==> flow/design.v <==
module alu(clk,src0,src1,shamt,func,dst,dst_EX_DM,ov,zr,neg);
localparam ADD	= 3'b000;
localparam SUB 	= 3'b001;
localparam AND	= 3'b010;
localparam NOR	= 3'b011; 
localparam SLL	= 3'b100;
localparam SRL	= 3'b101;
localparam SRA	= 3'b110;
localparam LHB  = 3'b111;
localparam ADDi 	= 4'b0000;
localparam ADDZi 	= 4'b0001;
localparam SUBi 	= 4'b0010;
localparam ANDi		= 4'b0011;
localparam NORi		= 4'b0100;
localparam SLLi		= 4'b0101;
localparam SRLi		= 4'b0110;
localparam SRAi		= 4'b0111;
localparam LWi		= 4'b1000;
localparam SWi		= 4'b1001;
localparam LHBi		= 4'b1010;
localparam LLBi		= 4'b1011;
localparam BRi		= 4'b1100;
localparam JALi		= 4'b1101;
localparam JRi		= 4'b1110;
localparam HLTi		= 4'b1111;
localparam RF2SRC0 	= 2'b00;
localparam IMM_BR2SRC0 = 2'b01;			 
localparam IMM_JMP2SRC0 = 2'b10;		 
localparam IMM2SRC0 = 2'b11;			 
localparam RF2SRC1	= 2'b00;
localparam IMM2SRC1 = 2'b01;			 
localparam NPC2SRC1 = 2'b10;			 
input clk;
input [15:0] src0,src1;
input [2:0] func;			 
input [3:0] shamt;			 
output [15:0] dst;			 
output reg [15:0] dst_EX_DM;
output ov,zr,neg;
wire [15:0] sum;		 
wire [15:0] sum_sat;	 
wire [15:0] src0_2s_cmp;
wire cin;
wire sat_neg,sat_pos;
wire shft_in;
wire [15:0] shft_l1,shft_l2,shft_l4,shft_l;		 
wire [15:0] shft_r1,shft_r2,shft_r4,shft_r;		 
assign src0_2s_cmp = (func==SUB) ? ~src0 : src0;	 
assign cin = (func==SUB) ? 1 : 0;					 
assign sum = src1 + src0_2s_cmp + cin;
assign sat_neg = (src1[15] && src0_2s_cmp[15] && ~sum[15]) ? 1 : 0;
assign sat_pos = (~src1[15] && !src0_2s_cmp[15] && sum[15]) ? 1 : 0;
assign sum_sat = (sat_pos) ? 16'h7fff :
                 (sat_neg) ? 16'h8000 :
				 sum;
assign ov = sat_pos | sat_neg;
assign shft_l1 = (shamt[0]) ? {src1[14:0],1'b0} : src1;
assign shft_l2 = (shamt[1]) ? {shft_l1[13:0],2'b00} : shft_l1;
assign shft_l4 = (shamt[2]) ? {shft_l2[11:0],4'h0} : shft_l2;
assign shft_l = (shamt[3]) ? {shft_l4[7:0],8'h00} : shft_l4;
assign shft_in = (func==SRA) ? src1[15] : 0;
assign shft_r1 = (shamt[0]) ? {shft_in,src1[15:1]} : src1;
assign shft_r2 = (shamt[1]) ? {{2{shft_in}},shft_r1[15:2]} : shft_r1;
assign shft_r4 = (shamt[2]) ? {{4{shft_in}},shft_r2[15:4]} : shft_r2;
assign shft_r = (shamt[3]) ? {{8{shft_in}},shft_r4[15:8]} : shft_r4;
assign dst = (func==AND) ? src1 & src0 :
			 (func==NOR) ? ~(src1 | src0) :
			 (func==SLL) ? shft_l :
			 ((func==SRL) || (func==SRA)) ? shft_r :
			 (func==LHB) ? {src1[7:0],src0[7:0]} : sum_sat;	 
assign zr = ~|dst;
assign neg = dst[15];
always @(posedge clk)
  dst_EX_DM <= dst;
endmodule
module br_bool(clk,rst_n,clk_z_ID_EX,clk_nv_ID_EX,br_instr_ID_EX,
               jmp_imm_ID_EX,jmp_reg_ID_EX,cc_ID_EX,zr,ov,neg,
			   zr_EX_DM,flow_change_ID_EX);
input clk,rst_n;
input clk_z_ID_EX;			 
input clk_nv_ID_EX;			 
input br_instr_ID_EX;		 
input jmp_imm_ID_EX;		 
input jmp_reg_ID_EX;		 
input [2:0] cc_ID_EX;		 
input zr,ov,neg;			 
output reg flow_change_ID_EX;		 
output reg zr_EX_DM;				 
reg neg_EX_DM,ov_EX_DM;
always @(posedge clk, negedge rst_n)
  if (!rst_n)
    zr_EX_DM  <= 0;
  else if (clk_z_ID_EX) 
    zr_EX_DM  <= zr;
always @(posedge clk, negedge rst_n)
  if (!rst_n)
    begin
      ov_EX_DM  <= 0;
	  neg_EX_DM <= 0;
	end
  else if (clk_nv_ID_EX)
    begin
      ov_EX_DM  <= ov;
	  neg_EX_DM <= neg;
	end
always @* begin
  flow_change_ID_EX = jmp_imm_ID_EX | jmp_reg_ID_EX;	 
  if (br_instr_ID_EX)
    case (cc_ID_EX)
	  3'b000 : flow_change_ID_EX = ~zr_EX_DM;
	  3'b001 : flow_change_ID_EX = zr_EX_DM;
	  3'b010 : flow_change_ID_EX = ~zr_EX_DM & ~neg_EX_DM;
	  3'b011 : flow_change_ID_EX = neg_EX_DM;
	  3'b100 : flow_change_ID_EX = zr_EX_DM | (~zr_EX_DM & ~neg_EX_DM);
	  3'b101 : flow_change_ID_EX = neg_EX_DM | zr_EX_DM;
	  3'b110 : flow_change_ID_EX = ov_EX_DM;
	  3'b111 : flow_change_ID_EX = 1;
	endcase
end
endmodule
module dst_mux(clk,dm_re_EX_DM,dm_rd_data_EX_DM,pc_EX_DM,dst_EX_DM,rf_w_data_DM_WB,jmp_imm_EX_DM);
input clk;
input dm_re_EX_DM;
input jmp_imm_EX_DM;
input [15:0] dm_rd_data_EX_DM;		 
input [15:0] pc_EX_DM;				 
input [15:0] dst_EX_DM;				 
output reg[15:0] rf_w_data_DM_WB;		 
always @(posedge clk)
  if (dm_re_EX_DM)
    rf_w_data_DM_WB <= dm_rd_data_EX_DM;
  else if (jmp_imm_EX_DM)
    rf_w_data_DM_WB <= pc_EX_DM;
  else
    rf_w_data_DM_WB <= dst_EX_DM;
endmodule
module src_mux(clk,stall_ID_EX,stall_EX_DM,src0sel_ID_EX,src1sel_ID_EX,p0,p1,
               imm_ID_EX,pc_ID_EX,p0_EX_DM,src0,src1,dst_EX_DM,dst_DM_WB,
			   byp0_EX,byp0_DM,byp1_EX,byp1_DM);
input clk;
input stall_ID_EX,stall_EX_DM;					 
input [1:0] src0sel_ID_EX,src1sel_ID_EX;		 
input [15:0] p0;					 
input [15:0] p1;					 
input [15:0] pc_ID_EX;				 
input [11:0] imm_ID_EX;				 
input [15:0] dst_EX_DM;				 
input [15:0] dst_DM_WB;				 
input byp0_EX,byp1_EX;				 
input byp0_DM,byp1_DM;				 
output reg [15:0] p0_EX_DM;			 
output [15:0] src0,src1;			 
reg [15:0] p0_ID_EX,p1_ID_EX;		 
wire[15:0] RF_p0,RF_p1;				 
localparam ADD	= 3'b000;
localparam SUB 	= 3'b001;
localparam AND	= 3'b010;
localparam NOR	= 3'b011; 
localparam SLL	= 3'b100;
localparam SRL	= 3'b101;
localparam SRA	= 3'b110;
localparam LHB  = 3'b111;
localparam ADDi 	= 4'b0000;
localparam ADDZi 	= 4'b0001;
localparam SUBi 	= 4'b0010;
localparam ANDi		= 4'b0011;
localparam NORi		= 4'b0100;
localparam SLLi		= 4'b0101;
localparam SRLi		= 4'b0110;
localparam SRAi		= 4'b0111;
localparam LWi		= 4'b1000;
localparam SWi		= 4'b1001;
localparam LHBi		= 4'b1010;
localparam LLBi		= 4'b1011;
localparam BRi		= 4'b1100;
localparam JALi		= 4'b1101;
localparam JRi		= 4'b1110;
localparam HLTi		= 4'b1111;
localparam RF2SRC0 	= 2'b00;
localparam IMM_BR2SRC0 = 2'b01;			 
localparam IMM_JMP2SRC0 = 2'b10;		 
localparam IMM2SRC0 = 2'b11;			 
localparam RF2SRC1	= 2'b00;
localparam IMM2SRC1 = 2'b01;			 
localparam NPC2SRC1 = 2'b10;			 
always @(posedge clk)
  if (!stall_ID_EX)
    begin
	  p0_ID_EX <= p0;
	  p1_ID_EX <= p1;
	end
assign RF_p0 = (byp0_EX) ? dst_EX_DM :		 
               (byp0_DM) ? dst_DM_WB :
			   p0_ID_EX;
assign RF_p1 = (byp1_EX) ? dst_EX_DM :		 
               (byp1_DM) ? dst_DM_WB :
			   p1_ID_EX;	
always @(posedge clk)
  if (!stall_EX_DM)
	p0_EX_DM <= RF_p0;
assign src0 = (src0sel_ID_EX == RF2SRC0) ? RF_p0 : 
              (src0sel_ID_EX == IMM_BR2SRC0) ? {{7{imm_ID_EX[8]}},imm_ID_EX[8:0]} :		 
			  (src0sel_ID_EX == IMM_JMP2SRC0) ? {{4{imm_ID_EX[11]}},imm_ID_EX[11:0]} :	 
              {{12{imm_ID_EX[3]}},imm_ID_EX[3:0]};		 
assign src1 = (src1sel_ID_EX == RF2SRC1) ? RF_p1 : 
              (src1sel_ID_EX == NPC2SRC1) ? pc_ID_EX :	 
			  {{8{imm_ID_EX[7]}},imm_ID_EX[7:0]};			 
endmodule
module pc(clk,rst_n,stall_IM_ID,dst_ID_EX,
          pc,pc_ID_EX,flow_change_ID_EX,pc_EX_DM);
input clk,rst_n;
input flow_change_ID_EX;			 
input stall_IM_ID;					 
input [15:0] dst_ID_EX;				 
output [15:0] pc;					 
output reg [15:0] pc_ID_EX;			 
output reg [15:0] pc_EX_DM;			 
reg [15:0] pc,pc_IM_ID;
wire [15:0] nxt_pc;
assign nxt_pc = pc + 1;
always @(posedge clk, negedge rst_n)
  if (!rst_n)
    pc <= 16'h0000;
  else if (!stall_IM_ID)	 
    if (flow_change_ID_EX)
      pc <= dst_ID_EX;
    else
	  pc <= nxt_pc;
always @(posedge clk)
  if (!stall_IM_ID)
    pc_IM_ID <= nxt_pc;		 
always @(posedge clk)
  pc_ID_EX <= pc_IM_ID;	 
always @(posedge clk)
  pc_EX_DM <= pc_ID_EX;	 
endmodule
module id(clk,rst_n,instr,zr_EX_DM,br_instr_ID_EX,jmp_imm_ID_EX,jmp_reg_ID_EX,
          jmp_imm_EX_DM,rf_re0,rf_re1,
          rf_we_DM_WB,rf_p0_addr,rf_p1_addr,rf_dst_addr_DM_WB,alu_func_ID_EX,src0sel_ID_EX,
		  src1sel_ID_EX,dm_re_EX_DM,dm_we_EX_DM,clk_z_ID_EX,clk_nv_ID_EX,instr_ID_EX,
		  cc_ID_EX, stall_IM_ID,stall_ID_EX,stall_EX_DM,hlt_DM_WB,byp0_EX,byp0_DM,
		  byp1_EX,byp1_DM,flow_change_ID_EX);
input clk,rst_n;
input [15:0] instr;					 
input zr_EX_DM;						 
input flow_change_ID_EX;
output reg jmp_imm_ID_EX;
output reg jmp_reg_ID_EX;
output reg br_instr_ID_EX;			 
output reg jmp_imm_EX_DM;			 
output reg rf_re0;					 
output reg rf_re1;					 
output reg rf_we_DM_WB;				 
output reg [3:0] rf_p0_addr;		 
output reg [3:0] rf_p1_addr;		 
output reg [3:0] rf_dst_addr_DM_WB;	 
output reg [2:0] alu_func_ID_EX;	 
output reg [1:0] src0sel_ID_EX;		 
output reg [1:0] src1sel_ID_EX;		 
output reg dm_re_EX_DM;				 
output reg dm_we_EX_DM;				 
output reg clk_z_ID_EX;				 
output reg clk_nv_ID_EX;			 
output [11:0] instr_ID_EX;			 
output [2:0] cc_ID_EX;				 
output stall_IM_ID;					 
output stall_ID_EX;					 
output stall_EX_DM;					 
output reg hlt_DM_WB;				 
output reg byp0_EX,byp0_DM;			 
output reg byp1_EX,byp1_DM;			 
reg br_instr;
reg jmp_imm;
reg jmp_reg;
reg rf_we;
reg hlt;
reg [3:0] rf_dst_addr;
reg [2:0] alu_func;
reg [1:0] src0sel,src1sel;
reg dm_re;
reg dm_we;
reg clk_z;
reg clk_nv;
reg cond_ex;
reg [15:0] instr_IM_ID;			 
reg	rf_we_ID_EX,rf_we_EX_DM;
reg [3:0] rf_dst_addr_ID_EX,rf_dst_addr_EX_DM;
reg	dm_re_ID_EX;
reg	dm_we_ID_EX;
reg hlt_ID_EX,hlt_EX_DM;
reg [11:0] instr_ID_EX;		 
reg flow_change_EX_DM;		 
reg cond_ex_ID_EX;			 
wire load_use_hazard,flush;
localparam ADD	= 3'b000;
localparam SUB 	= 3'b001;
localparam AND	= 3'b010;
localparam NOR	= 3'b011; 
localparam SLL	= 3'b100;
localparam SRL	= 3'b101;
localparam SRA	= 3'b110;
localparam LHB  = 3'b111;
localparam ADDi 	= 4'b0000;
localparam ADDZi 	= 4'b0001;
localparam SUBi 	= 4'b0010;
localparam ANDi		= 4'b0011;
localparam NORi		= 4'b0100;
localparam SLLi		= 4'b0101;
localparam SRLi		= 4'b0110;
localparam SRAi		= 4'b0111;
localparam LWi		= 4'b1000;
localparam SWi		= 4'b1001;
localparam LHBi		= 4'b1010;
localparam LLBi		= 4'b1011;
localparam BRi		= 4'b1100;
localparam JALi		= 4'b1101;
localparam JRi		= 4'b1110;
localparam HLTi		= 4'b1111;
localparam RF2SRC0 	= 2'b00;
localparam IMM_BR2SRC0 = 2'b01;			 
localparam IMM_JMP2SRC0 = 2'b10;		 
localparam IMM2SRC0 = 2'b11;			 
localparam RF2SRC1	= 2'b00;
localparam IMM2SRC1 = 2'b01;			 
localparam NPC2SRC1 = 2'b10;			 
always @(posedge clk, negedge rst_n)
  if (!rst_n)
    instr_IM_ID <= 16'hb000;			 
  else if (!stall_IM_ID)
    instr_IM_ID <= instr;				 
always @(posedge clk)
  if (!stall_ID_EX)
    begin
	  br_instr_ID_EX 	<= br_instr & !load_use_hazard & !flush;
	  jmp_imm_ID_EX   	<= jmp_imm & !load_use_hazard & !flush;
	  jmp_reg_ID_EX   	<= jmp_reg & !load_use_hazard & !flush;
	  rf_we_ID_EX     	<= rf_we & !load_use_hazard & !flush;
	  rf_dst_addr_ID_EX	<= rf_dst_addr;
	  alu_func_ID_EX    <= alu_func;
	  src0sel_ID_EX		<= src0sel;
	  src1sel_ID_EX		<= src1sel;
	  dm_re_ID_EX       <= dm_re & !load_use_hazard & !flush;
	  dm_we_ID_EX       <= dm_we & !load_use_hazard & !flush;
	  clk_z_ID_EX		<= clk_z & !load_use_hazard & !flush;
	  clk_nv_ID_EX		<= clk_nv & !load_use_hazard & !flush;
	  instr_ID_EX		<= instr_IM_ID[11:0];
	  cond_ex_ID_EX 	<= cond_ex;
	end
always @(posedge clk)
  if (!stall_EX_DM)
    begin
	  rf_we_EX_DM		<= rf_we_ID_EX & (!(cond_ex_ID_EX & !zr_EX_DM));	 
	  rf_dst_addr_EX_DM <= rf_dst_addr_ID_EX;
      dm_re_EX_DM		<= dm_re_ID_EX;
	  dm_we_EX_DM		<= dm_we_ID_EX;
	  jmp_imm_EX_DM 	<= jmp_imm_ID_EX;
	end
always @(posedge clk) begin
  rf_we_DM_WB 		<= rf_we_EX_DM;
  rf_dst_addr_DM_WB <= rf_dst_addr_EX_DM;
end
always @(posedge clk, negedge rst_n)
  if (!rst_n) 
    begin
	  byp0_EX <= 1'b0;
	  byp0_DM <= 1'b0;
	  byp1_EX <= 1'b0;
	  byp1_DM <= 1'b0;
	end
  else
    begin
	  byp0_EX <= (rf_dst_addr_ID_EX==rf_p0_addr) ? (rf_we_ID_EX & !(cond_ex_ID_EX & !zr_EX_DM) & |rf_p0_addr) : 1'b0;
	  byp0_DM <= (rf_dst_addr_EX_DM==rf_p0_addr) ? (rf_we_EX_DM & |rf_p0_addr) : 1'b0;
	  byp1_EX <= (rf_dst_addr_ID_EX==rf_p1_addr) ? (rf_we_ID_EX & !(cond_ex_ID_EX & !zr_EX_DM) & |rf_p1_addr) : 1'b0;
	  byp1_DM <= (rf_dst_addr_EX_DM==rf_p1_addr) ? (rf_we_EX_DM & |rf_p1_addr) : 1'b0;
	end
always @(posedge clk, negedge rst_n)
  if (!rst_n)
    begin
	  hlt_ID_EX <= 1'b0;
	  hlt_EX_DM <= 1'b0;
	  hlt_DM_WB <= 1'b0;
    end
  else
    begin
	  hlt_ID_EX <= hlt & !flush | hlt_ID_EX;	 
	  hlt_EX_DM <= hlt_ID_EX;
	  hlt_DM_WB <= hlt_EX_DM;
	end
always @(posedge clk, negedge rst_n)
  if (!rst_n)
    flow_change_EX_DM <= 1'b0;
  else if(!stall_EX_DM)
    flow_change_EX_DM <= flow_change_ID_EX;
assign flush = flow_change_ID_EX | flow_change_EX_DM | hlt_ID_EX | hlt_EX_DM;
assign load_use_hazard = (((rf_dst_addr_ID_EX==rf_p0_addr) && rf_re0) || 
                          ((rf_dst_addr_ID_EX==rf_p1_addr) && rf_re1)) ? dm_re_ID_EX : 1'b0;
assign stall_IM_ID = hlt_ID_EX | load_use_hazard;
assign stall_ID_EX = 1'b0;  
assign stall_EX_DM = 1'b0;  
assign cc_ID_EX = instr_ID_EX[11:9];
always @* begin
  br_instr = 0;
  jmp_imm = 0;
  jmp_reg = 0;
  rf_re0 = 0;
  rf_re1 = 0;
  rf_we = 0;
  rf_p0_addr = instr_IM_ID[3:0];
  rf_p1_addr = instr_IM_ID[7:4];
  rf_dst_addr = instr_IM_ID[11:8];
  alu_func = ADD;
  src0sel = RF2SRC0;
  src1sel = RF2SRC1;
  dm_re = 0;
  dm_we = 0;
  clk_z = 0;
  clk_nv = 0;
  hlt = 0;
  cond_ex = 0;
  case (instr_IM_ID[15:12])
    ADDi : begin
	  rf_re0 = 1;
	  rf_re1 = 1;
	  rf_we = 1;
      clk_z = 1;
      clk_nv = 1;
	end
	ADDZi : begin
	  rf_re0 = 1;
	  rf_re1 = 1;
	  rf_we = 1;	 
      clk_z = 1;
      clk_nv = 1;
	  cond_ex = 1;	 
	end
	SUBi : begin
	  rf_re0 = 1;
	  rf_re1 = 1;
	  rf_we = 1;
      alu_func = SUB;	
      clk_z = 1;
      clk_nv = 1;	  
	end
	ANDi : begin
	  rf_re0 = 1;
	  rf_re1 = 1;
	  rf_we = 1;
      alu_func = AND;
	  clk_z = 1;
	end
	NORi : begin
	  rf_re0 = 1;
	  rf_re1 = 1;
	  rf_we = 1;
      alu_func = NOR;
	  clk_z = 1;
	end	
	SLLi : begin
	  rf_re1 = 1;
	  rf_we = 1;
      alu_func = SLL;
	  clk_z = 1;
	end	
	SRLi : begin
	  rf_re1 = 1;
	  rf_we = 1;
      alu_func = SRL;
	  clk_z = 1;
	end	
	SRAi : begin
	  rf_re1 = 1;
	  rf_we = 1;
      alu_func = SRA;
	  clk_z = 1;
	end
	LWi : begin
	  src0sel = IMM2SRC0;		 
	  rf_re1 = 1;
	  rf_we = 1;
	  dm_re = 1;
	end
	SWi : begin
	  src0sel = IMM2SRC0;					 
	  rf_re1 = 1;							 
	  rf_re0 = 1;							 
	  rf_p0_addr = instr_IM_ID[11:8];		 
	  dm_we = 1;
	end
	LHBi : begin
	  rf_re0 = 1;
	  rf_p0_addr = instr_IM_ID[11:8];		 
	  src1sel = IMM2SRC1;					 
	  rf_we = 1;
	  alu_func = LHB;
	end
	LLBi : begin
	  rf_re0 = 1;					 
	  rf_p0_addr = 4'h0;			 
	  src1sel = IMM2SRC1;			 
	  rf_we = 1;
	end
    BRi : begin
	  src0sel = IMM_BR2SRC0;		 
	  src1sel = NPC2SRC1;			 
	  br_instr = 1;
	end
	JALi : begin
	  src0sel = IMM_JMP2SRC0;		 
	  src1sel = NPC2SRC1;			 
	  rf_we = 1;
	  rf_dst_addr = 4'hF;			 
	  jmp_imm = 1;
	end
	JRi : begin
	  rf_re0 = 1;					 
	  rf_p0_addr = 4'h0;
	  rf_re1 = 1;					 
	  jmp_reg = 1;
	end
	HLTi : begin
	  hlt = 1;
	end
  endcase
end
endmodule
module rf(clk,p0_addr,p1_addr,p0,p1,re0,re1,dst_addr,dst,we);
input clk;
input [3:0] p0_addr, p1_addr;			 
input re0,re1;							 
input [3:0] dst_addr;					 
input [15:0] dst;						 
input we;								 
output [15:0] p0,p1;  					 
reg [15:0] mem[0:15];					 
always @(posedge clk)
  if (we)
    mem[dst_addr] <= dst;
assign p0 = (p0_addr == 4'h0) ? 16'b0 : ((we && (p0_addr == dst_addr)) ? dst : mem[p0_addr]);
assign p1 = (p1_addr == 4'h0) ? 16'b0 : ((we && (p1_addr == dst_addr)) ? dst : mem[p1_addr]);
endmodule
module cpu(clk,rst_n, iaddr, instr, wdata, we, addr, re, rdata, hlt);
input clk,rst_n;
input [15:0] instr;				 
input [15:0] rdata; 			 
output we, re; 
output [15:0] iaddr;			 
output [15:0] addr; 
output [15:0] wdata; 
output hlt;						 
wire [11:0] instr_ID_EX;		 
wire [15:0] src0,src1;			 
wire [15:0] dst_EX_DM;			 
wire [15:0] dst_ID_EX;			 
wire [15:0] pc_ID_EX;			 
wire [15:0] pc_EX_DM;			 
wire [15:0] rf_w_data_DM_WB;	 
wire [15:0] p0,p1;				 
wire [3:0] rf_p0_addr;			 
wire [3:0] rf_p1_addr;			 
wire [3:0] rf_dst_addr_DM_WB;	 
wire [2:0] alu_func_ID_EX;		 
wire [1:0] src0sel_ID_EX;		 
wire [1:0] src1sel_ID_EX;		 
wire [2:0] cc_ID_EX;			 
wire [15:0] p0_EX_DM;			 
wire stall_IM_ID,stall_ID_EX,stall_EX_DM;
wire flow_change_ID_EX,zr_EX_DM,br_instr_ID_EX,jmp_imm_ID_EX,jmp_reg_ID_EX,jmp_imm_EX_DM;
wire rf_re0,rf_re1,rf_we_DM_WB,dm_re_EX_DM,dm_we_EX_DM,clk_z_ID_EX,clk_nv_ID_EX;
wire hlt_DM_WB,byp0_EX,byp0_DM,byp1_EX,byp1_DM;
wire ov,zr,neg;
pc iPC(.clk(clk), .rst_n(rst_n), .stall_IM_ID(stall_IM_ID), .pc(iaddr), .dst_ID_EX(dst_ID_EX),
       .pc_ID_EX(pc_ID_EX), .pc_EX_DM(pc_EX_DM), .flow_change_ID_EX(flow_change_ID_EX));
id	iID(.clk(clk), .rst_n(rst_n), .instr(instr), .zr_EX_DM(zr_EX_DM), .br_instr_ID_EX(br_instr_ID_EX),
        .jmp_imm_ID_EX(jmp_imm_ID_EX), .jmp_reg_ID_EX(jmp_reg_ID_EX), .jmp_imm_EX_DM(jmp_imm_EX_DM), .rf_re0(rf_re0),
		.rf_re1(rf_re1), .rf_we_DM_WB(rf_we_DM_WB), .rf_p0_addr(rf_p0_addr), .rf_p1_addr(rf_p1_addr),
		.rf_dst_addr_DM_WB(rf_dst_addr_DM_WB), .alu_func_ID_EX(alu_func_ID_EX),
		.src0sel_ID_EX(src0sel_ID_EX), .src1sel_ID_EX(src1sel_ID_EX), .dm_re_EX_DM(dm_re_EX_DM),
		.dm_we_EX_DM(dm_we_EX_DM), .clk_z_ID_EX(clk_z_ID_EX), .clk_nv_ID_EX(clk_nv_ID_EX),
		.instr_ID_EX(instr_ID_EX), .cc_ID_EX(cc_ID_EX), .stall_IM_ID(stall_IM_ID),
		.stall_ID_EX(stall_ID_EX), .stall_EX_DM(stall_EX_DM), .hlt_DM_WB(hlt_DM_WB),
		.byp0_EX(byp0_EX), .byp0_DM(byp0_DM), .byp1_EX(byp1_EX), .byp1_DM(byp1_DM),
		.flow_change_ID_EX(flow_change_ID_EX));
rf iRF(.clk(clk), .p0_addr(rf_p0_addr), .p1_addr(rf_p1_addr), .p0(p0), .p1(p1),
       .re0(rf_re0), .re1(rf_re1), .dst_addr(rf_dst_addr_DM_WB), .dst(rf_w_data_DM_WB),
 	   .we(rf_we_DM_WB));
src_mux ISRCMUX(.clk(clk), .stall_ID_EX(stall_ID_EX), .stall_EX_DM(stall_EX_DM),
                .src0sel_ID_EX(src0sel_ID_EX), .src1sel_ID_EX(src1sel_ID_EX), .p0(p0), .p1(p1),
                .imm_ID_EX(instr_ID_EX), .pc_ID_EX(pc_ID_EX), .p0_EX_DM(p0_EX_DM),
				.src0(src0), .src1(src1), .dst_EX_DM(dst_EX_DM), .dst_DM_WB(rf_w_data_DM_WB),
			    .byp0_EX(byp0_EX), .byp0_DM(byp0_DM), .byp1_EX(byp1_EX), .byp1_DM(byp1_DM));
alu iALU(.clk(clk), .src0(src0), .src1(src1), .shamt(instr_ID_EX[3:0]), .func(alu_func_ID_EX),
         .dst(dst_ID_EX), .dst_EX_DM(dst_EX_DM), .ov(ov), .zr(zr), .neg(neg));
dst_mux iDSTMUX(.clk(clk), .dm_re_EX_DM(dm_re_EX_DM), .dm_rd_data_EX_DM(rdata),
                .dst_EX_DM(dst_EX_DM), .pc_EX_DM(pc_EX_DM), .rf_w_data_DM_WB(rf_w_data_DM_WB),
				.jmp_imm_EX_DM(jmp_imm_EX_DM));
br_bool iBRL(.clk(clk), .rst_n(rst_n), .clk_z_ID_EX(clk_z_ID_EX), .clk_nv_ID_EX(clk_nv_ID_EX),
             .br_instr_ID_EX(br_instr_ID_EX), .jmp_imm_ID_EX(jmp_imm_ID_EX),
			 .jmp_reg_ID_EX(jmp_reg_ID_EX), .cc_ID_EX(cc_ID_EX), .zr(zr), .ov(ov),
			 .zr_EX_DM(zr_EX_DM), .neg(neg), .flow_change_ID_EX(flow_change_ID_EX));	
assign wdata = p0_EX_DM; 
assign addr = dst_EX_DM; 
assign re = dm_re_EX_DM;
assign we = dm_we_EX_DM; 
assign hlt = hlt_DM_WB;
endmodule
==> flow/run.sh <==
#!/bin/bash
# the make line also repeats each setting of config.mk as NAME=value (left out here)
make -C /OpenROAD-flow-scripts/flow DESIGN_CONFIG=/design/flow/config.mk WORK_HOME=/design/flow/orfs CLKGATE_MAP_FILE= finish
==> flow/config.mk <==
export PLATFORM = sky130hd
export DESIGN_NAME = cpu
export DESIGN_NICKNAME = cpu
export VERILOG_FILES = /design/flow/design.v
export SDC_FILE = /design/flow/constraint.sdc
export NUM_CORES = 4
export LEC_CHECK = 0
export CAP_MARGIN = 20
export CORE_MARGIN = 2
export CORE_UTILIZATION = 40
export SLEW_MARGIN = 20
==> flow/constraint.sdc <==
create_clock -name core_clock -period 5.89 [get_ports {clk}]
set_input_delay 1.1780 -clock core_clock [delete_from_list [all_inputs] [get_ports {clk}]]
set_output_delay 1.1780 -clock core_clock [all_outputs]
set_load 0.01 [all_outputs]
==> results.toml, run 1 <==
# physical design summary
[run_status]
status = "timing/DRC/antenna clean"

[flow_run]
max_cap_viol_count = 0
warning_count = 29

[synthesis]
mux_share_pct = 14.0
yosysMostFrequentCell = "nand2_1"
area_leaders = "edfxtp_1, dfxtp_1, mux4_2"
yosys.area_share.simple_pct = 15.7
avgSynthCellArea_um2 = 10.7
edf_count = 272
common_cells = "nand2_1, edfxtp_1, dfxtp_1, clkbuf_1, nor2_1"
yosys_warnings = 7
synth_flops = 477
synth-adder-area-share_pct = 0.932
ys_top_logic_family = "simple AND/OR/NAND/NOR gates"
syn-cell-area_mm2 = 0.0250
fp_nets = 2391
yosysChipArea_mm2 = 0.0250
synth-main-ff-cell = "edfxtp_1"
ys_seq_share_pct = 50.0
synthDistinctLibCells = 85
aoi_share_pct = 13.9
largest_area_cell = "edfxtp_1"
yosysCellCount = 2339
xor_area_share_pct = 2.21
top_cell_area_share_pct = 32.7
syn_inst = 2339
synth_async_sr_flop_share_pct = 9.01

[routing]
drc = 0
drt_wl_total_um = 91100
vias_per_cell = 6.15
first_pass_iters = 6
antenna_cells = 0
wl_per_cell_um = 27.8
first_iter_violations = 2332
drtAntennaViolNets = 0
via_count = 20195

[critical_path]
rr_startpoint = "iDSTMUX.rf_w_data_DM_WB[4]"
regToRegSetupSlack_ps = 300
crit_family = "AND-OR/OR-AND gates"
cp_slowest_stage_delay_ps = 740
crit_path_start_kind = "flip-flop"
end_kind = "flip-flop"
crit_buf_inv = 0
path_cells = "mux2i_1 -> o21ai_0 -> a21oi_1 -> xnor2_1 -> ha_1 -> a21oi_1 -> o21ai_0 -> a211oi_1 -> mux2_2 -> or4_1 -> a311oi_1 -> o22ai_1 -> nor4_1 -> nand4b_1 -> o41ai_2"
critical_path_class = "reg2reg"
crit_fanout = 20
cp.depth = 15
rr_worst_depth = 15
cp-startpoint = "iDSTMUX.rf_w_data_DM_WB[4]"
worstPathArrival_ps = 6090
crit_end = "iBRL.zr_EX_DM"
worstPathRequired_ps = 6400
reg2reg_to = "iBRL.zr_EX_DM"
crit_slowest_cell = "dfxtp_1"

[clock_network]
hold_buffers = 0
clock_path_buffers = 3
cts_root_buf = "clkbuf_16"
postCtsSetupBuffers = 0
cts_made_buffers = 50
cts.sinks = 477
clock_latency_ps = 620
ctsResizeCount = 0
cts.htree.levels = 2
cts_tree = "yes"
cts.clk_slew.worst_paths_ps = 60

[global_route]
grt_pass1_wl_um = 133000
gr-total-overflow = 0
track_usage_pct = 28.1
grt_max_degree = 130
antenna_found_initial = 1
grt_pass1_vias = 19671

[die]
ios = 85
die_area_mm2 = 0.0644
die_w_um = 254
fp_util_pct = 40.4
row_count = 91
dieHeight_um = 254
core-area_mm2 = 0.0617

[worst_hold_path]
hold_path_end = "iPC.pc_ID_EX[1]"
hold_depth = 0
hold_path_class = "reg2reg"
hp-start = "iPC.pc_IM_ID[1]"

[cells_and_area]
synthToLayoutAreaGrowth_pct = 15.7
fill_cells = 5662
final_util_pct = 46.8
finalNetCount = 2456

[timing]
slew_violations = 0
hold_viol = 0
finalSetupViolCount = 0
grt_setup_unrepaired = "no"
skew_ps = 38.2
fin_crit_ps = 5590
period_used_pct = 94.9
final.setup.tns_ps = 0
max_slew.worst_pin.slew_ps = 1090
max_freq_ghz = 0.179
relSlewSlack_pct = 27.2

[placed_design]
hpwl_um = 63700
place.gp.congestion = 0.976
portBuffers = 84
==> per-layer routing <==
metal,vias up,global-route usage [%],wire length (um)
li1,8922,-,-
met1,10091,39.2,38300
met2,982,44.6,42400
met3,200,3.67,6830
met4,0,10.6,3590
met5,-,0,0
==> per-stage QoR <==
step,setup slack [ps],area (um2),std cells,hold WS [ps]
global placement,579,27100,3188,332
global route,108,28900,3282,342
floorplan,1080,25000,2339,310
CTS,388,28900,3282,338
detailed placement,415,27100,3189,335
finish,301,28900,3282,329
==> final cells by class <==
type                       instances  area [um2]  area share, %
multi-input combinational       1654       11800           40.9
inverter                          37         139          0.481
sequential                       477       12500           43.3
clock inverter                    30         355           1.23
timing repair buffer             184        1630           5.65
clock buffer                      63        1390           4.83
tap                              837        1050           3.63
==> run 2: changes to the inputs <==
CELL_PAD_IN_SITES_DETAIL_PLACEMENT = 0   (was unset)
CELL_PAD_IN_SITES_GLOBAL_PLACEMENT = 0   (was unset)
CORE_UTILIZATION = 72   (was 40)
CTS_CLUSTER_DIAMETER = 298   (was unset)
CTS_CLUSTER_SIZE = 40   (was unset)
GPL_ROUTABILITY_DRIVEN = 1   (was unset)
PLACE_DENSITY_LB_ADDON = 0.0   (was unset)
SETUP_SLACK_MARGIN = -0.2   (was unset)
SLEW_MARGIN = 15   (was 20)
TNS_END_PERCENT = 5   (was unset)
clock period = 2.13 ns   (was 5.89 ns; I/O delays follow)
==> results.toml, run 2 <==
# implementation run metrics
[run_status]
status = "stopped before the end"
tool.error = "[ERROR GRT-0232] Routing congestion too high. Check the congestion heatmap in the GUI."
lastStage = "global routing (5_1_grt)"

[synthesis]
common_cells = "nand2_1, edfxtp_1, dfxtp_1, clkbuf_1, nor2_1"
top_cell_area_share_pct = 32.7
largest_area_cell = "edfxtp_1"
xor_area_share_pct = 2.21
ys_seq_share_pct = 50.0
syn-cell-area_mm2 = 0.0250
yosysCellCount = 2339
avgSynthCellArea_um2 = 10.7
synth-main-ff-cell = "edfxtp_1"
yosys_warnings = 7
synth_flops = 477
syn_inst = 2339
synthDistinctLibCells = 85
yosysMostFrequentCell = "nand2_1"
edf_count = 272
area_leaders = "edfxtp_1, dfxtp_1, mux4_2"
yosysChipArea_mm2 = 0.0250
fp_nets = 2391
mux_share_pct = 14.0
synth_async_sr_flop_share_pct = 9.01
synth-adder-area-share_pct = 0.932
ys_top_logic_family = "simple AND/OR/NAND/NOR gates"
yosys.area_share.simple_pct = 15.7
aoi_share_pct = 13.9

[die]
ios = 85
core-area_mm2 = 0.0344
fp_util_pct = 72.6
dieHeight_um = 190
row_count = 68
die_w_um = 190
die_area_mm2 = 0.0362

[clock_network]
clock_path_buffers = 3
cts_made_buffers = 15
cts.sinks = 477
cts.htree.levels = 1
cts_root_buf = "clkbuf_16"

[placed_design]
hpwl_um = 70000
place.gp.congestion = 1.23
portBuffers = 84

[global_route]
gr-total-overflow = 114
track_usage_pct = 76.0
## run 2: through the flow
| stage | area [um2] | setup TNS [ps] | hold slack (ps) | cells | setup slack (ps) |
|---|---|---|---|---|---|
| after floorplan | 25200 | -133120 | 130 | 2339 | -1970 |
| after global placement | 30700 | -108450 | 293 | 3259 | -2170 |
| after detailed placement | 30700 | -121180 | 297 | 3259 | -2360 |
| after CTS | 31600 | -116060 | 235 | 3292 | -2150 |
## run 2: what timing repair did
item / in CTS
buffers inserted: 6
pin swaps: 33
resized: 110
hold endpoints to repair: 19
endpoints found under the setup margin: 95
hold buffers: 1
## run 2: metal layers
metal | global-route usage (%) | GRT overflow
met4 | 74.0 | 57
met5 | 30.4 | 0
met3 | 60.3 | 15
met1 | 78.0 | 2
met2 | 91.5 | 40
==> run 3: changes to the inputs <==
CAP_MARGIN = 0   (was 20)
CELL_PAD_IN_SITES_DETAIL_PLACEMENT = unset   (was 0)
CELL_PAD_IN_SITES_GLOBAL_PLACEMENT = unset   (was 0)
CTS_CLUSTER_DIAMETER = 41   (was 298)
CTS_CLUSTER_SIZE = 32   (was 40)
GPL_ROUTABILITY_DRIVEN = unset   (was 1)
PLACE_DENSITY = 0.64   (was unset)
PLACE_DENSITY_LB_ADDON = unset   (was 0.0)
SETUP_SLACK_MARGIN = -0.13   (was -0.2)
SLEW_MARGIN = 20   (was 15)
TNS_END_PERCENT = unset   (was 5)
clock period = 4.22 ns   (was 2.13 ns; I/O delays follow)
==> results.toml, run 3 <==
# implementation run metrics
[run_status]
status = "stopped before the end"
lastStage = "global routing (5_1_grt)"
tool.error = "[ERROR GRT-0232] Routing congestion too high. Check the congestion heatmap in the GUI."

[placed_design]
post-place-ws_ps = -341
dpl_cell_area_mm2 = 0.0282
hpwl_um = 64600
place.gp.congestion = 1.17
portBuffers = 84

[synthesis]
top_cell_area_share_pct = 32.7
common_cells = "nand2_1, edfxtp_1, dfxtp_1, clkbuf_1, nor2_1"
synth-main-ff-cell = "edfxtp_1"
yosys.area_share.simple_pct = 15.7
area_leaders = "edfxtp_1, dfxtp_1, mux4_2"
yosys_warnings = 7
edf_count = 272
fp_nets = 2391
syn_inst = 2339
synth-adder-area-share_pct = 0.932
ys_top_logic_family = "simple AND/OR/NAND/NOR gates"
yosysChipArea_mm2 = 0.0250
yosysMostFrequentCell = "nand2_1"
xor_area_share_pct = 2.21
synth_flops = 477
largest_area_cell = "edfxtp_1"
synthDistinctLibCells = 85
avgSynthCellArea_um2 = 10.7
synth_async_sr_flop_share_pct = 9.01
ys_seq_share_pct = 50.0
syn-cell-area_mm2 = 0.0250
yosysCellCount = 2339
mux_share_pct = 14.0
aoi_share_pct = 13.9

[clock_network]
cts_made_buffers = 51
cts.htree.levels = 2
cts.sinks = 477
cts_root_buf = "clkbuf_16"
clock_path_buffers = 3

[die]
die_area_mm2 = 0.0362
core-area_mm2 = 0.0344
row_count = 68
fp_util_pct = 72.6
dieHeight_um = 190
ios = 85
die_w_um = 190

[global_route]
gr-total-overflow = 13
track_usage_pct = 71.8
==> run 3: per-layer routing <==
metal,global-route usage (%),overflow
met3,55.0,0
met2,88.2,6
met5,23.4,0
met1,75.1,0
met4,67.3,7
==> run 3: stage by stage <==
step           cells  TNS, ps
2_1_floorplan   2339     -106
3_3_place_gp    2992     -505
3_5_place_dp    2992    -2600
4_1_cts         3089     -437
==> run 3: repair_timing <==
action,CTS
gates cloned,1
setup buffers,3
hold buffers,0
hold endpoints to repair,0
pin swaps,15
setup endpoints to repair,19
gates resized,41
==> run 4: changes to the inputs <==
CAP_MARGIN = 20   (was 0)
CTS_CLUSTER_DIAMETER = 231   (was 41)
CTS_CLUSTER_SIZE = 15   (was 32)
HOLD_SLACK_MARGIN = 0.3   (was unset)
PLACE_DENSITY = 0.65   (was 0.64)
SETUP_SLACK_MARGIN = -0.19   (was -0.13)
SLEW_MARGIN = 35   (was 20)
clock period = 2.83 ns   (was 4.22 ns; I/O delays follow)
==> results.toml, run 4 <==
# implementation run metrics
[synthesis]
synth-adder-area-share_pct = 0.932
avgSynthCellArea_um2 = 10.7
yosys.area_share.simple_pct = 15.7
syn-cell-area_mm2 = 0.0250
synth-main-ff-cell = "edfxtp_1"
common_cells = "nand2_1, edfxtp_1, dfxtp_1, clkbuf_1, nor2_1"
yosysCellCount = 2339
yosysChipArea_mm2 = 0.0250
mux_share_pct = 14.0
edf_count = 272
xor_area_share_pct = 2.21
area_leaders = "edfxtp_1, dfxtp_1, mux4_2"
syn_inst = 2339
synthDistinctLibCells = 85
top_cell_area_share_pct = 32.7
largest_area_cell = "edfxtp_1"
synth_flops = 477
fp_nets = 2391
yosys_warnings = 7
aoi_share_pct = 13.9
yosysMostFrequentCell = "nand2_1"
ys_top_logic_family = "simple AND/OR/NAND/NOR gates"
synth_async_sr_flop_share_pct = 9.01
ys_seq_share_pct = 50.0

[die]
die_area_mm2 = 0.0362
ios = 85
row_count = 68
die_w_um = 190
core-area_mm2 = 0.0344
dieHeight_um = 190
fp_util_pct = 72.6

[placed_design]
portBuffers = 84
hpwl_um = 63600
place.gp.congestion = 1.34

[run_status]
tool.error = "[ERROR GRT-0232] Routing congestion too high. Check the congestion heatmap in the GUI."
lastStage = "global routing (5_1_grt)"
status = "stopped before the end"

[global_route]
track_usage_pct = 91.4
gr-total-overflow = 1033

[clock_network]
cts.htree.levels = 2
cts_root_buf = "clkbuf_16"
cts.sinks = 477
cts_made_buffers = 37
clock_path_buffers = 3
[run 4: what timing repair did]
action	CTS
gates resized	117
hold endpoints to repair	22
cloned	3
setup buffers	39
pin swaps	43
setup endpoints to repair	76
hold buffers	1
[run 4: layer usage]
metal	track usage [%]	GRT overflow
met3	80.0	50
met1	89.5	71
met2	104	590
met4	95.5	303
met5	53.8	19
[run 4: stage by stage]
step | instances | area, um2 | worst slack [ps]
after CTS | 3257 | 31700 | -1400
after detailed placement | 3152 | 29800 | -1610
after global placement | 3152 | 29800 | -1420
after floorplan | 2339 | 25300 | -1270
==> run 5: changes to the inputs <==
CELL_PAD_IN_SITES_DETAIL_PLACEMENT = 0   (was unset)
CELL_PAD_IN_SITES_GLOBAL_PLACEMENT = 0   (was unset)
CTS_CLUSTER_DIAMETER = 298   (was 231)
CTS_CLUSTER_SIZE = 35   (was 15)
GPL_ROUTABILITY_DRIVEN = 1   (was unset)
HOLD_SLACK_MARGIN = unset   (was 0.3)
PLACE_DENSITY = unset   (was 0.65)
PLACE_DENSITY_LB_ADDON = 0.0   (was unset)
SETUP_SLACK_MARGIN = 0.64   (was -0.19)
SLEW_MARGIN = 15   (was 35)
TNS_END_PERCENT = 65   (was unset)
clock period = 2.17 ns   (was 2.83 ns; I/O delays follow)
==> results.toml, run 5 <==
# implementation run metrics
[run_status]
status = "stopped before the end"
lastStage = "clock tree synthesis (4_1_cts)"
tool.error = "[ERROR DPL-0033] detailed placement checks failed during check placement."

[synthesis]
aoi_share_pct = 13.9
xor_area_share_pct = 2.21
yosys.area_share.simple_pct = 15.7
synth_async_sr_flop_share_pct = 9.01
syn_inst = 2339
area_leaders = "edfxtp_1, dfxtp_1, mux4_2"
synth_flops = 477
fp_nets = 2391
synth-main-ff-cell = "edfxtp_1"
avgSynthCellArea_um2 = 10.7
common_cells = "nand2_1, edfxtp_1, dfxtp_1, clkbuf_1, nor2_1"
yosysMostFrequentCell = "nand2_1"
yosysCellCount = 2339
ys_seq_share_pct = 50.0
edf_count = 272
syn-cell-area_mm2 = 0.0250
synth-adder-area-share_pct = 0.932
synthDistinctLibCells = 85
ys_top_logic_family = "simple AND/OR/NAND/NOR gates"
mux_share_pct = 14.0
yosysChipArea_mm2 = 0.0250
top_cell_area_share_pct = 32.7
yosys_warnings = 7
largest_area_cell = "edfxtp_1"

[placed_design]
hpwl_um = 67100
portBuffers = 84
place.gp.congestion = 1.21
dpl_cell_area_mm2 = 0.0306

[die]
ios = 85
die_area_mm2 = 0.0362
die_w_um = 190
row_count = 68
core-area_mm2 = 0.0344
dieHeight_um = 190
fp_util_pct = 72.6
==> run 5: through the flow <==
| stage | cells | hold WS (ps) | TNS (ps) | setup WS (ps) |
|---|---|---|---|---|
| detailed placement | 3231 | 323 | -110170 | -2330 |
| floorplan | 2339 | 138 | -74060 | -1930 |
| global placement | 3231 | 318 | -98370 | -2200 |
==> run 6: changes to the inputs <==
CELL_PAD_IN_SITES_GLOBAL_PLACEMENT = unset   (was 0)
CORE_ASPECT_RATIO = 1.02   (was unset)
CORE_MARGIN = 5   (was 2)
CORE_UTILIZATION = 71   (was 72)
CTS_CLUSTER_DIAMETER = 269   (was 298)
CTS_CLUSTER_SIZE = unset   (was 35)
GPL_ROUTABILITY_DRIVEN = unset   (was 1)
GPL_TIMING_DRIVEN = 1   (was unset)
MAX_ROUTING_LAYER = met4   (was unset)
SETUP_SLACK_MARGIN = 2.08   (was 0.64)
SLEW_MARGIN = 20   (was 15)
TNS_END_PERCENT = 20   (was 65)
clock period = 8.98 ns   (was 2.17 ns; I/O delays follow)
==> results.toml, run 6 <==
# physical design summary
[timing]
max_slew.worst_pin.slew_ps = 1240
final.setup.tns_ps = 0
period_used_pct = 67.6
relSlewSlack_pct = 17.2
slew_violations = 0
hold_viol = 0
skew_ps = 60.5
fin_crit_ps = 6070
finalSetupViolCount = 0
grt_setup_unrepaired = "no"
max_freq_ghz = 0.165

[die]
ios = 85
fp_util_pct = 71.7
die_w_um = 196
dieHeight_um = 199
core-area_mm2 = 0.0348
die_area_mm2 = 0.0390
row_count = 69

[critical_path]
crit_buf_inv = 2
regToRegSetupSlack_ps = 2910
cp.depth = 14
rr_startpoint = "iID.src1sel_ID_EX[0]"
rr_worst_depth = 14
worstPathArrival_ps = 6550
cp_slowest_stage_delay_ps = 920
crit_fanout = 59
end_kind = "flip-flop"
reg2reg_to = "iBRL.zr_EX_DM"
path_cells = "buf_4 -> inv_1 -> mux2i_1 -> ha_1 -> nand4_1 -> nor3_1 -> a211oi_1 -> mux2_2 -> or4_1 -> a311oi_1 -> o22ai_1 -> nor4_1 -> nand4b_1 -> o41ai_2"
cp-startpoint = "iID.src1sel_ID_EX[0]"
crit_family = "AND-OR/OR-AND gates"
critical_path_class = "reg2reg"
crit_path_start_kind = "flip-flop"
crit_slowest_cell = "mux2i_1"
worstPathRequired_ps = 9460
crit_end = "iBRL.zr_EX_DM"

[global_route]
grt_pass1_wl_um = 151000
antenna_found_initial = 6
grt_max_degree = 75
track_usage_pct = 54.2
gr-total-overflow = 0
grt_pass1_vias = 23148

[synthesis]
top_cell_area_share_pct = 32.7
yosys_warnings = 7
syn-cell-area_mm2 = 0.0250
edf_count = 272
syn_inst = 2339
area_leaders = "edfxtp_1, dfxtp_1, mux4_2"
largest_area_cell = "edfxtp_1"
synthDistinctLibCells = 85
yosysChipArea_mm2 = 0.0250
common_cells = "nand2_1, edfxtp_1, dfxtp_1, clkbuf_1, nor2_1"
yosysCellCount = 2339
yosysMostFrequentCell = "nand2_1"
synth-adder-area-share_pct = 0.932
ys_top_logic_family = "simple AND/OR/NAND/NOR gates"
avgSynthCellArea_um2 = 10.7
ys_seq_share_pct = 50.0
aoi_share_pct = 13.9
synth-main-ff-cell = "edfxtp_1"
fp_nets = 2391
synth_async_sr_flop_share_pct = 9.01
yosys.area_share.simple_pct = 15.7
mux_share_pct = 14.0
synth_flops = 477
xor_area_share_pct = 2.21

[clock_network]
clock_latency_ps = 640
cts_made_buffers = 46
cts.clk_slew.worst_paths_ps = 70
hold_buffers = 0
postCtsSetupBuffers = 0
ctsResizeCount = 0
cts_tree = "yes"
cts.sinks = 477
cts_root_buf = "clkbuf_16"
cts.htree.levels = 2
clock_path_buffers = 3

[placed_design]
dpl_cell_area_mm2 = 0.0262
portBuffers = 84
place_inst = 2756
hpwl_um = 63300
place.gp.congestion = 1.12

[cells_and_area]
synthToLayoutAreaGrowth_pct = 11.4
fill_cells = 1744
finalNetCount = 2395
final_cells = 2851
final_util_pct = 79.9
design_area_mm2 = 0.0278

[run_status]
status = "timing/DRC/antenna clean"

[routing]
first_pass_iters = 14
top_layer_used = "met4"
drc = 0
via_count = 23871
wl_per_cell_um = 36.5
vias_per_cell = 8.37
wl_met2_um = 42500
wl_met3_um = 19000
wl_met1_um = 31700
drt_wl_total_um = 104000
first_iter_violations = 5845
drtAntennaViolNets = 0

[flow_run]
max_cap_viol_count = 0
warning_count = 27

[worst_hold_path]
hold_path_end = "iID.rf_we_DM_WB"
hold_path_class = "reg2reg"
hp-start = "iID.rf_we_EX_DM"
hold_depth = 0
## run 6: final cells by class
| cell class | count | area [um2] | area share (%) |
|---|---|---|---|
| clock inverter | 19 | 218 | 0.783 |
| multi-input combinational | 1654 | 11800 | 42.5 |
| timing repair buffer | 127 | 1170 | 4.20 |
| clock buffer | 66 | 1350 | 4.86 |
| sequential | 477 | 12500 | 45.0 |
| inverter | 37 | 139 | 0.500 |
| tap | 461 | 577 | 2.08 |
| antenna | 10 | 25.0 | 0.0900 |
## run 6: through the flow
stage	hold WS (ps)	setup slack (ps)
detailed placement	316	3250
floorplan	310	4170
global placement	322	3310
CTS	334	3180
global route	347	2700
finish	340	2910
## run 6: per-layer routing
metal / up-vias / global-route usage [%]
met1: 10834 / 64.8
li1: 8799 / -
met5: - / -
met4: 0 / 35.5
met2: 3125 / 76.1
met3: 1113 / 22.1
==> run 7: changes to the inputs <==
CELL_PAD_IN_SITES_GLOBAL_PLACEMENT = 0   (was unset)
CORE_ASPECT_RATIO = unset   (was 1.02)
CORE_MARGIN = 2   (was 5)
CORE_UTILIZATION = 72   (was 71)
CTS_CLUSTER_DIAMETER = 298   (was 269)
CTS_CLUSTER_SIZE = 16   (was unset)
GPL_ROUTABILITY_DRIVEN = 1   (was unset)
GPL_TIMING_DRIVEN = unset   (was 1)
MAX_ROUTING_LAYER = unset   (was met4)
PLACE_DENSITY = 0.75   (was unset)
PLACE_DENSITY_LB_ADDON = unset   (was 0.0)
SETUP_SLACK_MARGIN = -0.39   (was 2.08)
SLEW_MARGIN = 15   (was 20)
TNS_END_PERCENT = 5   (was 20)
clock period = 4.85 ns   (was 8.98 ns; I/O delays follow)
==> results.toml, run 7 <==
# physical design summary
[die]
dieHeight_um = 190
fp_util_pct = 72.6
die_area_mm2 = 0.0362
die_w_um = 190
ios = 85
row_count = 68
core-area_mm2 = 0.0344

[critical_path]
rr_worst_depth = 18
cp-startpoint = "iID.byp0_EX"
crit_slowest_cell = "dfrtp_1"
crit_path_start_kind = "flip-flop"
path_cells = "buf_4 -> inv_1 -> o21ai_0 -> o21bai_1 -> xor2_1 -> ha_1 -> nand4_1 -> nor3_1 -> a211oi_2 -> buf_4 -> and4_1 -> o31a_1 -> buf_4 -> a211oi_1 -> o211ai_1 -> nor4_1 -> nand4b_1 -> o41ai_2"
critical_path_class = "reg2reg"
reg2reg_to = "iBRL.zr_EX_DM"
crit_buf_inv = 4
crit_family = "AND-OR/OR-AND gates"
worstPathRequired_ps = 5310
cp.depth = 18
crit_end = "iBRL.zr_EX_DM"
end_kind = "flip-flop"
worstPathArrival_ps = 5640
regToRegSetupSlack_ps = -330
cp_slowest_stage_delay_ps = 630
rr_startpoint = "iID.byp0_EX"
path_common_cell = "buf_4"
crit_fanout = 19

[synthesis]
avgSynthCellArea_um2 = 10.7
yosys.area_share.simple_pct = 15.7
fp_nets = 2391
top_cell_area_share_pct = 32.7
synth-adder-area-share_pct = 0.932
yosysChipArea_mm2 = 0.0250
yosysCellCount = 2339
mux_share_pct = 14.0
aoi_share_pct = 13.9
synth-main-ff-cell = "edfxtp_1"
yosysMostFrequentCell = "nand2_1"
common_cells = "nand2_1, edfxtp_1, dfxtp_1, clkbuf_1, nor2_1"
ys_top_logic_family = "simple AND/OR/NAND/NOR gates"
synthDistinctLibCells = 85
largest_area_cell = "edfxtp_1"
area_leaders = "edfxtp_1, dfxtp_1, mux4_2"
syn_inst = 2339
xor_area_share_pct = 2.21
synth_async_sr_flop_share_pct = 9.01
syn-cell-area_mm2 = 0.0250
edf_count = 272
yosys_warnings = 7
ys_seq_share_pct = 50.0
synth_flops = 477

[clock_network]
postCtsSetupBuffers = 0
cts.htree.levels = 2
cts.sinks = 477
cts_tree = "yes"
clock_latency_ps = 580
cts.clk_slew.worst_paths_ps = 90
cts_root_buf = "clkbuf_16"
clock_path_buffers = 3
ctsResizeCount = 0
hold_buffers = 0
cts_made_buffers = 35

[placed_design]
hpwl_um = 63500
portBuffers = 84
place_inst = 2855
place.gp.congestion = 1.18

[timing]
relSlewSlack_pct = 28.5
fin_crit_ps = 5180
max_freq_ghz = 0.193
finalSetupViolCount = 6
max_slew.worst_pin.slew_ps = 1070
final.setup.tns_ps = -784
hold_viol = 0
slew_violations = 0
skew_ps = 37.6
period_used_pct = 107
fin_ws_ps = -331

[routing]
vias_per_cell = 7.98
drt_wl_total_um = 99000
drc = 0
drtAntennaViolNets = 0
first_pass_iters = 12
via_count = 23335
first_iter_violations = 5101
wl_per_cell_um = 33.9

[global_route]
gr-total-overflow = 0
grt_pass1_wl_um = 144000
grt_pass1_vias = 22732
grt_max_degree = 131
antenna_found_initial = 5
track_usage_pct = 54.8

[worst_hold_path]
hold_path_class = "reg2reg"
hp-start = "iPC.pc_IM_ID[0]"
hold_path_end = "iPC.pc_ID_EX[0]"
hold_depth = 0

[cells_and_area]
synthToLayoutAreaGrowth_pct = 12.4
ff_latch_area_mm2 = 0.0125
final_cells = 2925
finalNetCount = 2489
combGateArea_mm2 = 0.0118
fill_cells = 1708
final_util_pct = 81.6

[flow_run]
max_cap_viol_count = 0
warning_count = 32

[run_status]
status = "complete, but fails checks"
so_faults = "setup timing"
## run 7: layout make-up
type,count,area share [%]
clock inverters,3,0.107
multi-input cells,1654,42.1
repair buffers,232,7.13
well taps,455,2.03
inverters,37,0.495
diodes,6,0.0535
clock buffers,61,3.55
flip-flops and latches,477,44.6
## run 7: metrics by stage
stage | instance area, um2 | hold slack (ps) | setup slack (ps)
5_1_grt | 28000 | 348 | -363
6_report | 28000 | 344 | -331
2_1_floorplan | 25000 | 310 | 38.0
3_5_place_dp | 27000 | 320 | -76.4
4_1_cts | 28000 | 343 | -125
3_3_place_gp | 27000 | 320 | 31.5
## run 7: layer usage
layer / up-vias / global-route usage, % / part of all wire (%)
met1: 10666 / 67.7 / 31
met3: 881 / 23.3 / 18
met2: 2799 / 79.5 / 42
met5: - / 0.549 / 0.076
li1: 8983 / - / -
met4: 6 / 35.4 / 9.3
==> run 8: changes to the inputs <==
ABC_AREA = 1   (was unset)
CELL_PAD_IN_SITES_DETAIL_PLACEMENT = unset   (was 0)
CELL_PAD_IN_SITES_GLOBAL_PLACEMENT = unset   (was 0)
CORE_ASPECT_RATIO = 0.77   (was unset)
CORE_UTILIZATION = 16   (was 72)
CTS_CLUSTER_DIAMETER = unset   (was 298)
CTS_CLUSTER_SIZE = unset   (was 16)
GPL_ROUTABILITY_DRIVEN = 0   (was 1)
GPL_TIMING_DRIVEN = 0   (was unset)
MAX_ROUTING_LAYER = met5   (was unset)
PLACE_DENSITY = 0.67   (was 0.75)
SETUP_SLACK_MARGIN = 0.44   (was -0.39)
SLEW_MARGIN = 20   (was 15)
TNS_END_PERCENT = unset   (was 5)
clock period = 7.04 ns   (was 4.85 ns; I/O delays follow)
==> results.toml, run 8 <==
# physical design summary
[global_route]
antenna_found_initial = 6
grt_pass1_wl_um = 139000
grt_pass1_vias = 20661
track_usage_pct = 12.2
grt_max_degree = 26
gr-total-overflow = 0

[placed_design]
place_inst = 4893
portBuffers = 84
hpwl_um = 75600

[timing]
max_slew.worst_pin.slew_ps = 1080
fin_crit_ps = 5980
final.setup.tns_ps = 0
whs_ps = 313
relSlewSlack_pct = 28.3
hold_viol = 0
period_used_pct = 85.0
skew_ps = 50.0
grt_setup_unrepaired = "no"
max_freq_ghz = 0.167
finalSetupViolCount = 0
slew_violations = 0

[synthesis]
yosysMostFrequentCell = "nand2_1"
syn-cell-area_mm2 = 0.0238
yosysCellCount = 2839
ys_seq_share_pct = 52.4
avgSynthCellArea_um2 = 8.39
syn_inst = 2839
common_cells = "nand2_1, o21ai_0, inv_1, edfxtp_1, nor2_1"
edf_count = 272
largest_area_cell = "edfxtp_1"
area_leaders = "edfxtp_1, dfxtp_1, o21ai_0"
yosys_warnings = 7
mux_share_pct = 0.0420
xor_area_share_pct = 1.73
yosys.area_share.simple_pct = 15.6
aoi_share_pct = 21.6
fp_nets = 2891
synthDistinctLibCells = 61
synth-adder-area-share_pct = 0.977
synth_flops = 477
synth_async_sr_flop_share_pct = 9.01
ys_top_logic_family = "AND-OR/OR-AND gates"
top_cell_area_share_pct = 34.3
yosysChipArea_mm2 = 0.0238
synth-main-ff-cell = "edfxtp_1"

[critical_path]
crit_slowest_cell = "a21oi_1"
crit_path_start_kind = "flip-flop"
worstPathArrival_ps = 6450
rr_worst_depth = 31
crit_family = "AND-OR/OR-AND gates"
path_common_cell = "nand2_1"
crit_fanout = 10
cp.depth = 31
regToRegSetupSlack_ps = 1060
crit_end = "iPC.pc[9]"
cp_slowest_stage_delay_ps = 850
end_kind = "flip-flop"
reg2reg_to = "iPC.pc[9]"
cp-startpoint = "iID.byp0_DM"
critical_path_class = "reg2reg"
worstPathRequired_ps = 7510
crit_buf_inv = 8
rr_startpoint = "iID.byp0_DM"

[routing]
via_count = 23212
vias_per_cell = 4.65
drtAntennaViolNets = 0
first_pass_iters = 8
first_iter_violations = 4531
drc = 0
drt_wl_total_um = 98000
wl_per_cell_um = 19.7

[cells_and_area]
finalNetCount = 3043
combGateArea_mm2 = 0.00957
synthToLayoutAreaGrowth_pct = 21.7
final_util_pct = 19.6
final_cells = 4987
fill_cells = 16247
ff_latch_area_mm2 = 0.0125

[worst_hold_path]
hp-start = "iPC.pc_IM_ID[13]"
hold_depth = 0
hold_path_end = "iPC.pc_ID_EX[13]"
hold_path_class = "reg2reg"

[die]
die_area_mm2 = 0.152
ios = 85
fp_util_pct = 16.1
die_w_um = 444
core-area_mm2 = 0.148
dieHeight_um = 343
row_count = 124

[clock_network]
cts.clk_slew.worst_paths_ps = 70
clock_latency_ps = 640
postCtsSetupBuffers = 0
cts_made_buffers = 49
cts_tree = "yes"
cts_root_buf = "clkbuf_16"
clock_path_buffers = 3
ctsResizeCount = 0
cts.htree.levels = 2
hold_buffers = 0
cts.sinks = 477

[flow_run]
max_cap_viol_count = 0
warning_count = 27

[run_status]
status = "timing/DRC/antenna clean"
run 8: metal layers:
layer  share of wire [%]  up-vias  GRT usage, %
li1                    -    10056             -
met1                  39    10898          16.3
met2                  39     1934          17.1
met3                  16      312          4.93
met4                 5.3       12          5.53
met5                0.22        -         0.519
run 8: area by class of cell:
class / instances / area share (%)
Timing Repair Buffer: 101 / 3.69
Clock inverter: 32 / 0.988
Inverter: 294 / 3.82
Sequential cell: 477 / 43.1
Multi-Input combinational cell: 1889 / 33.0
Clock buffer: 59 / 4.57
Tap cell: 1953 / 8.42
Antenna cell: 3 / 0.0259
Buffer: 179 / 2.45
run 8: per-stage QoR:
| step | setup WS [ps] | instance area, um2 |
|---|---|---|
| after detailed placement | 1350 | 27400 |
| final | 1060 | 29000 |
| after CTS | 1300 | 29000 |
| after global routing | 733 | 29000 |
| after global placement | 1400 | 27100 |
| after floorplan | 3160 | 23800 |
==> run 9: changes to the inputs <==
CORE_ASPECT_RATIO = unset   (was 0.77)
CORE_UTILIZATION = 70   (was 16)
CTS_CLUSTER_SIZE = 72   (was unset)
GPL_ROUTABILITY_DRIVEN = unset   (was 0)
GPL_TIMING_DRIVEN = unset   (was 0)
MAX_ROUTING_LAYER = unset   (was met5)
PLACE_DENSITY = 0.64   (was 0.67)
SETUP_SLACK_MARGIN = unset   (was 0.44)
clock period = 3.49 ns   (was 7.04 ns; I/O delays follow)
==> results.toml, run 9 <==
# implementation run metrics
[synthesis]
avgSynthCellArea_um2 = 8.39
synth_flops = 477
common_cells = "nand2_1, o21ai_0, inv_1, edfxtp_1, nor2_1"
aoi_share_pct = 21.6
syn_inst = 2839
ys_top_logic_family = "AND-OR/OR-AND gates"
area_leaders = "edfxtp_1, dfxtp_1, o21ai_0"
xor_area_share_pct = 1.73
edf_count = 272
synth-adder-area-share_pct = 0.977
yosysMostFrequentCell = "nand2_1"
largest_area_cell = "edfxtp_1"
mux_share_pct = 0.0420
synthDistinctLibCells = 61
synth_async_sr_flop_share_pct = 9.01
yosysCellCount = 2839
ys_seq_share_pct = 52.4
yosys.area_share.simple_pct = 15.6
syn-cell-area_mm2 = 0.0238
yosys_warnings = 7
fp_nets = 2891
top_cell_area_share_pct = 34.3
yosysChipArea_mm2 = 0.0238
synth-main-ff-cell = "edfxtp_1"

[die]
die_w_um = 189
fp_util_pct = 71.1
row_count = 67
dieHeight_um = 189
ios = 85
core-area_mm2 = 0.0335
die_area_mm2 = 0.0355

[run_status]
lastStage = "global routing (5_1_grt)"
status = "stopped before the end"

[placed_design]
dpl_cell_area_mm2 = 0.0266
post-place-ws_ps = -440
place.gp.congestion = 1.10
portBuffers = 84
hpwl_um = 57400

[clock_network]
hold_buffers = 0
cts.sinks = 477
cts.htree.levels = 2
cts_made_buffers = 47
cts_root_buf = "clkbuf_16"
clock_path_buffers = 3
-- run 9: repair_timing --
item | 4_1_cts
resized | 112
gates cloned | 2
pin swaps | 56
endpoints found under the hold margin | 0
buffers inserted | 52
endpoints found under the setup margin | 54
-- run 9: metrics by stage --
step / cells / hold WS [ps] / TNS [ps]
after global placement: 3444 / 320 / -4740
after detailed placement: 3444 / 312 / -7960
after CTS: 3584 / 154 / -3740
after floorplan: 2839 / 310 / -104
